== job 5771 ==
Design CONV, start of the top module:
module  CONV(
	input				clk,
	input				reset,
	output logic		busy,	
	input				ready,	
	output logic [13:0]	iaddr,
	input  		 [7:0]	idata,	
	output logic		ioe,
	output logic		wen_L0,
	output logic		oe_L0,
	output logic [13:0]	addr_L0,
	output logic [11:0] w_data_L0,
	input  		 [11:0] r_data_L0,
	output logic 		wen_L1,
	output logic		oe_L1,
	output logic [11:0]	addr_L1,
	output logic [11:0]	w_data_L1,
	input  		 [11:0]	r_data_L1,
	output logic		oe_weight,
	output logic [15:0]	addr_weight,
	input  logic signed  [7:0]  r_data_weight,
	output logic		wen_L2,
	output logic [3:0]	addr_L2,
	output logic [31:0]	w_data_L2
	);
==> flow/config.mk <==
export PLATFORM = sky130hd
export DESIGN_NAME = CONV
export DESIGN_NICKNAME = CONV
export VERILOG_FILES = /design/flow/design.v
export SDC_FILE = /design/flow/constraint.sdc
export NUM_CORES = 4
export LEC_CHECK = 0
export ABC_AREA = 1
export CAP_MARGIN = 20
export CORE_ASPECT_RATIO = 0.69
export CORE_MARGIN = 2
export CORE_UTILIZATION = 72
export CTS_CLUSTER_DIAMETER = 342
export CTS_CLUSTER_SIZE = 99
export PLACE_DENSITY = 0.38
export SETUP_SLACK_MARGIN = 2.01
export SLEW_MARGIN = 20
==> flow/constraint.sdc <==
create_clock -name core_clock -period 6.89 [get_ports {clk}]
set_input_delay 1.3780 -clock core_clock [delete_from_list [all_inputs] [get_ports {clk}]]
set_output_delay 1.3780 -clock core_clock [all_outputs]
set_load 0.01 [all_outputs]
run.sh (not shown) runs the stock make flow with config.mk's settings and CLKGATE_MAP_FILE=.
Job 5771 did not finish: a tool error stopped it during global routing (5_1_grt).
[inputs] job 2048 vs job 5771
Settings: CORE_UTILIZATION changed from 72 to 8; CTS_CLUSTER_SIZE removed (was 99); PLACE_DENSITY removed (was 0.38); ABC_AREA removed (was 1); CTS_CLUSTER_DIAMETER removed (was 342); CORE_ASPECT_RATIO removed (was 0.69); SETUP_SLACK_MARGIN removed (was 2.01); the clock period (ns, I/O delays scaled along) changed from 6.89 to 15.0.
Job 2048: all stages complete, timing, DRC and antenna checks passed. Against job 5771, area after synthesis in job 2048 fell by a few percent. Between job 5771 and job 2048, the flow reports number of distinct standard cells referenced by the synthesized netlist increasing by more than half. Job 2048 vs. job 5771: chip area estimate from yosys synthesis went down by about 4%. Fraction of synthesized area in multiplexers: job 2048 > job 5771. NOTE: portion of the post-synthesis area used by sequential elements in job 2048 exceeds that of job 5771. Going from job 5771 to job 2048, row count grew by 178; number of cells in Yosys stat dropped 17%; number of instances in the synthesized netlist down 17%. Job 2048 against job 5771: die area shows an increase of 750%, number of cells after detailed placement shows an increase of 3939. Compare job 5771 and job 2048 | post-synthesis compound-gate area fraction higher: job 2048.
[inputs] job 9741 vs job 2048
Settings: swapping 8 for 71 in CORE_UTILIZATION; putting MAX_ROUTING_LAYER at met4 where nothing was set; putting SETUP_SLACK_MARGIN at -0.22 where nothing was set; putting CTS_CLUSTER_SIZE at 40 where nothing was set; putting ABC_AREA at 1 where nothing was set; swapping 15.0 for 9.54 in the clock period (ns, I/O delays scaled along).
==> results <==
- Going from job 2048 to job 9741, weighted congestion reported at the end of routability-driven placement went up 22%, post-synthesis chip area from yosys went up 0.0015 mm², worst slack after detailed placement went down 1.71 ns, chip footprint went down about 90%.
- Run status, job 9741: aborted in global routing (5_1_grt), error GRT-0232
- Pre-placement core utilization: job 9741 > job 2048
- Job 9741 vs. job 2048: synthesized-area fraction occupied by ao, oa, aoi and oai cells moved down; number of buffers on the longest clock path level.
- Against job 2048, job 9741 reports a post-CTS setup buffer count that is higher.
- [compare] base=job 2048 new=job 9741: core region area lost 88%; register share after synthesis down 1.2 points.

== JK ==
Starting RTL as in the previous note.
make LEC_CHECK=0 ABC_AREA=1 CAP_MARGIN=20 CORE_ASPECT_RATIO=0.92 CORE_MARGIN=2 CORE_UTILIZATION=39 CTS_CLUSTER_DIAMETER=24 CTS_CLUSTER_SIZE=45 MAX_ROUTING_LAYER=met4 MIN_ROUTING_LAYER=met1 SLEW_MARGIN=5 finish   # period 5.32 ns
JK finished every stage; the final checks, however, were not passed, the failures being negative setup slack.
Input-level comparison between MS and JK:
- clearing ABC_AREA, which used to be 1
- clearing CTS_CLUSTER_SIZE, which used to be 45
- clearing MAX_ROUTING_LAYER, which used to be met4
- clearing CTS_CLUSTER_DIAMETER, which used to be 24
- clearing MIN_ROUTING_LAYER, which used to be met1
- clearing CORE_ASPECT_RATIO, which used to be 0.92
- swapping 5 for 20 in SLEW_MARGIN
- swapping 39 for 44 in CORE_UTILIZATION
- swapping 5.32 for 7.23 in the clock period (ns, I/O delays scaled along)
==> comparison <==
To summarise MS: no stage aborted, but the layout did not pass its checks, failing on negative setup slack. Combinational family with the most area after synthesis = simple AND/OR/NAND/NOR gates: JK; combinational family with the most area after synthesis = adder cells: MS. Taking JK as the reference point, the Yosys chip area of MS falls by about 4%. Simple logic cell fraction of the synthesized area (higher): JK. Changes observed in MS relative to JK: worst setup slack now larger, utilization rose 3.0 points, number of non-clock buffers in the layout -65, tally of non-filler cells in the final layout -19%.

## run A
Starting RTL as in the previous note.
Settings: LEC_CHECK=0, CAP_MARGIN=20, CELL_PAD_IN_SITES_DETAIL_PLACEMENT=2, CELL_PAD_IN_SITES_GLOBAL_PLACEMENT=3, CORE_MARGIN=7, CORE_UTILIZATION=66, CTS_CLUSTER_SIZE=60, GPL_ROUTABILITY_DRIVEN=1, GPL_TIMING_DRIVEN=1, MIN_ROUTING_LAYER=met2, PLACE_DENSITY_LB_ADDON=0.06, SETUP_SLACK_MARGIN=0.48, SLEW_MARGIN=20; clock period 9.13 ns.
Run A terminated abnormally: global placement without I/O reported FLW-0024.
The inputs of run B differ from those of run A as listed below.
Settings: MIN_ROUTING_LAYER removed (was met2); CELL_PAD_IN_SITES_GLOBAL_PLACEMENT removed (was 3); CTS_CLUSTER_SIZE removed (was 60); GPL_TIMING_DRIVEN removed (was 1); CORE_UTILIZATION changed from 66 to 54; CORE_MARGIN changed from 7 to 2; GPL_ROUTABILITY_DRIVEN removed (was 1); PLACE_DENSITY_LB_ADDON removed (was 0.06); CELL_PAD_IN_SITES_DETAIL_PLACEMENT removed (was 2); SETUP_SLACK_MARGIN removed (was 0.48); the clock period (ns, I/O delays scaled along) changed from 9.13 to 12.4.
Findings:
- Run B has completed all stages; timing, DRC and antenna checks passed.
- Re area after synthesis: no difference whatsoever between run B and run A.
- There was hardly any difference in post-synthesis instance total between run A and run B.
- Relative to run A, the die size of run B is higher by 7600 µm².
- Run B vs run A: number of placement rows up by more than 10%
- The die span in y of run B exceeds that of run A by 5.9%.
- For x dimension of the die, dividing the value from run B by the value from run A gives 1.06.
- Sequential share of the synthesized area of run A is on par with run B.
- Comparing run B and run A, the lower share of the core filled by cells before placement is on run B.
- Area of the placeable core on run B is behind run A.
Input-level comparison between run C and run B:
Settings: changing CORE_UTILIZATION from 54 to 21; setting PLACE_DENSITY_LB_ADDON to 0.03 for the first time; setting ABC_AREA to 1 for the first time; setting CORE_ASPECT_RATIO to 1.01 for the first time; setting GPL_TIMING_DRIVEN to 0 for the first time; setting MAX_ROUTING_LAYER to met4 for the first time; setting TNS_END_PERCENT to 100 for the first time; setting CTS_CLUSTER_SIZE to 54 for the first time; changing the clock period (ns, I/O delays scaled along) from 12.4 to 7.14.
## What came out
Status run C: flow complete, layout not clean - setup timing
The lower number of stages on the worst hold path came out of run C.
From run B to run C the numbers moved as follows: number of signal-net inverters in the final layout saw an increase, worst slack on hold paths held.
Compared to run B, run C has final cell count without fillers 2,722 higher.

CONV again, from the RTL that the note above started with.
==> flow/config.mk <==
export PLATFORM = sky130hd
export DESIGN_NAME = CONV
export DESIGN_NICKNAME = CONV
export VERILOG_FILES = /design/flow/design.v
export SDC_FILE = /design/flow/constraint.sdc
export NUM_CORES = 4
export LEC_CHECK = 0
export ABC_AREA = 1
export CAP_MARGIN = 0
export CORE_MARGIN = 2
export CORE_UTILIZATION = 71
export CTS_CLUSTER_DIAMETER = 31
export CTS_CLUSTER_SIZE = 39
export MAX_ROUTING_LAYER = met4
export MIN_ROUTING_LAYER = met1
export PLACE_DENSITY = 0.66
export SETUP_SLACK_MARGIN = 0.05
export SLEW_MARGIN = 40
==> flow/constraint.sdc <==
create_clock -name core_clock -period 9.59 [get_ports {clk}]
set_input_delay 1.9180 -clock core_clock [delete_from_list [all_inputs] [get_ports {clk}]]
set_output_delay 1.9180 -clock core_clock [all_outputs]
set_load 0.01 [all_outputs]
The first run did not get past 5_1_grt, error GRT-0232.
Then changed:
- ABC_AREA: 1 -> default
- CAP_MARGIN: 0 -> 20
- CORE_UTILIZATION: 71 -> 66
- CTS_CLUSTER_DIAMETER: 31 -> default
- CTS_CLUSTER_SIZE: 39 -> default
- HOLD_SLACK_MARGIN: default -> -0.08
- MIN_ROUTING_LAYER: met1 -> default
- PLACE_DENSITY: 0.66 -> default
- SETUP_SLACK_MARGIN: 0.05 -> default
- SLEW_MARGIN: 40 -> 20
- clock period: 9.59 -> 9.18 ns (I/O delays scaled with it)
=> This time the run completed, yet does not pass: negative setup slack. Die area is higher by a few percent. Area after synthesis went down by a few percent. Synthesized cell count fell by about a fifth.
Then changed:
- ABC_AREA: default -> 0
- CORE_ASPECT_RATIO: default -> 0.92
- CORE_UTILIZATION: 66 -> 70
- CTS_CLUSTER_DIAMETER: default -> 24
- CTS_CLUSTER_SIZE: default -> 45
- HOLD_SLACK_MARGIN: -0.08 -> default
- MIN_ROUTING_LAYER: default -> met1
- SLEW_MARGIN: 20 -> 5
- clock period: 9.18 -> 4.59 ns (I/O delays scaled with it)
Result: The changed run ended with an error in 5_1_grt, error GRT-0116. Synthesized cell count is unchanged. Synthesized area does not change. Die area decreases by 5.6%.
Then changed:
- ABC_AREA: 0 -> default
- CORE_ASPECT_RATIO: 0.92 -> default
- CTS_CLUSTER_DIAMETER: 24 -> default
- CTS_CLUSTER_SIZE: 45 -> 36
- MIN_ROUTING_LAYER: met1 -> default
- SETUP_SLACK_MARGIN: default -> 2.39
- SLEW_MARGIN: 5 -> 20
- clock period: 4.59 -> 9.54 ns (I/O delays scaled with it)
Outcome: The new run stopped in 5_1_grt; synthesized area stays the same; die size stays flat; synthesized cell count does not change.

Starting RTL as in the previous note.
make LEC_CHECK=0 CAP_MARGIN=15 CELL_PAD_IN_SITES_DETAIL_PLACEMENT=2 CORE_MARGIN=2 CORE_UTILIZATION=39 CTS_CLUSTER_DIAMETER=24 CTS_CLUSTER_SIZE=39 HOLD_SLACK_MARGIN=0.28 MAX_ROUTING_LAYER=met4 MIN_ROUTING_LAYER=met1 PLACE_DENSITY_LB_ADDON=0.28 SETUP_SLACK_MARGIN=1.97 SLEW_MARGIN=40 finish   # period 8.41 ns
The starting point aborted during global routing (5_1_grt), error GRT-0116.
Next try:
==> flow/config.mk (replaced) <==
export PLATFORM = sky130hd
export DESIGN_NAME = CONV
export DESIGN_NICKNAME = CONV
export VERILOG_FILES = /design/flow/design.v
export SDC_FILE = /design/flow/constraint.sdc
export NUM_CORES = 4
export LEC_CHECK = 0
export CAP_MARGIN = 20
export CORE_MARGIN = 2
export CORE_UTILIZATION = 40
export SETUP_SLACK_MARGIN = -0.28
export SLEW_MARGIN = 20
==> flow/constraint.sdc (replaced) <==
create_clock -name core_clock -period 12.4 [get_ports {clk}]
set_input_delay 2.4800 -clock core_clock [delete_from_list [all_inputs] [get_ports {clk}]]
set_output_delay 2.4800 -clock core_clock [all_outputs]
set_load 0.01 [all_outputs]
Result: Now the flow passed the timing, DRC and antenna checks; die area came out lower by 2.5%; synthesized area does not change; synthesized cell count is unchanged.
Next try:
--- a/flow/config.mk
+++ b/flow/config.mk
@@ -6,7 +6,11 @@
 export NUM_CORES = 4
 export LEC_CHECK = 0
-export CAP_MARGIN = 20
+export ABC_AREA = 1
+export CAP_MARGIN = 0
 export CORE_MARGIN = 2
-export CORE_UTILIZATION = 40
-export SETUP_SLACK_MARGIN = -0.28
+export CORE_UTILIZATION = 72
+export CTS_CLUSTER_DIAMETER = 342
+export CTS_CLUSTER_SIZE = 99
+export PLACE_DENSITY = 0.38
+export SETUP_SLACK_MARGIN = -0.43
 export SLEW_MARGIN = 20
==> flow/constraint.sdc (replaced) <==
create_clock -name core_clock -period 6.89 [get_ports {clk}]
set_input_delay 1.3780 -clock core_clock [delete_from_list [all_inputs] [get_ports {clk}]]
set_output_delay 1.3780 -clock core_clock [all_outputs]
set_load 0.01 [all_outputs]
This time the run never finished: it broke off in global routing (5_1_grt); die size fell by 42%; area after synthesis rose by 4.0%; synthesized cell count rose by 21%.
Next try:
==> flow/config.mk (replaced) <==
export PLATFORM = sky130hd
export DESIGN_NAME = CONV
export DESIGN_NICKNAME = CONV
export VERILOG_FILES = /design/flow/design.v
export SDC_FILE = /design/flow/constraint.sdc
export NUM_CORES = 4
export LEC_CHECK = 0
export CAP_MARGIN = 20
export CORE_MARGIN = 2
export CORE_UTILIZATION = 55
export CTS_CLUSTER_SIZE = 96
export SLEW_MARGIN = 20
==> flow/constraint.sdc (replaced) <==
create_clock -name core_clock -period 10.6 [get_ports {clk}]
set_input_delay 2.1200 -clock core_clock [delete_from_list [all_inputs] [get_ports {clk}]]
set_output_delay 2.1200 -clock core_clock [all_outputs]
set_load 0.01 [all_outputs]
What happened:
- Now the flow finished with setup timing left
- die size goes up by a quarter to a third
- synthesized cell count shrinks by about a fifth
- area after synthesis decreases by a few percent

Starting RTL as in the previous note.
Settings: LEC_CHECK=0, ABC_AREA=1, CAP_MARGIN=5, CELL_PAD_IN_SITES_DETAIL_PLACEMENT=1, CELL_PAD_IN_SITES_GLOBAL_PLACEMENT=1, CORE_ASPECT_RATIO=0.54, CORE_MARGIN=3, CORE_UTILIZATION=51, CTS_CLUSTER_SIZE=88, GPL_ROUTABILITY_DRIVEN=1, GPL_TIMING_DRIVEN=0, HOLD_SLACK_MARGIN=0.04, MIN_ROUTING_LAYER=met1, PLACE_DENSITY_LB_ADDON=0.16, SLEW_MARGIN=20; clock period 13.0 ns.
The baseline completed with no timing, DRC or antenna violations.
Edit:
- ABC_AREA: 1 -> default
- CELL_PAD_IN_SITES_DETAIL_PLACEMENT: 1 -> default
- CELL_PAD_IN_SITES_GLOBAL_PLACEMENT: 1 -> default
- CORE_ASPECT_RATIO: 0.54 -> default
- CORE_MARGIN: 3 -> 2
- CORE_UTILIZATION: 51 -> 72
- CTS_CLUSTER_DIAMETER: default -> 28
- CTS_CLUSTER_SIZE: 88 -> 35
- GPL_ROUTABILITY_DRIVEN: 1 -> default
- GPL_TIMING_DRIVEN: 0 -> default
- HOLD_SLACK_MARGIN: 0.04 -> default
- MAX_ROUTING_LAYER: default -> met4
- MIN_ROUTING_LAYER: met1 -> default
- PLACE_DENSITY_LB_ADDON: 0.16 -> default
- SETUP_SLACK_MARGIN: default -> 3.03
- clock period: 13.0 -> 10.8 ns (I/O delays scaled with it)
This time the run did not get past global routing, error GRT-0232.
Area after synthesis came out lower by a few percent.
Die area came out lower by a quarter to a third.
Synthesized cell count came out lower by about a fifth.
Edit:
- CAP_MARGIN: 5 -> 20
- CORE_UTILIZATION: 72 -> 40
- CTS_CLUSTER_DIAMETER: 28 -> default
- CTS_CLUSTER_SIZE: 35 -> default
- MAX_ROUTING_LAYER: met4 -> default
- SETUP_SLACK_MARGIN: 3.03 -> default
- clock period: 10.8 -> 12.4 ns (I/O delays scaled with it)
What happened: This time the run finished with timing, DRC and antenna clean; synthesized cell count stays the same; die area goes up by 78%; synthesized area does not change.
Edit:
- CAP_MARGIN: 20 -> 5
- CORE_UTILIZATION: 40 -> 72
- CTS_CLUSTER_DIAMETER: default -> 27
- CTS_CLUSTER_SIZE: default -> 35
- MAX_ROUTING_LAYER: default -> met4
- PLACE_DENSITY: default -> 0.66
- SETUP_SLACK_MARGIN: default -> 3.03
- clock period: 12.4 -> 10.8 ns (I/O delays scaled with it)
Now the flow failed in global routing (GRT-0232).
Area after synthesis is unchanged.
Die area decreases by 44%.
Synthesized cell count stays the same.
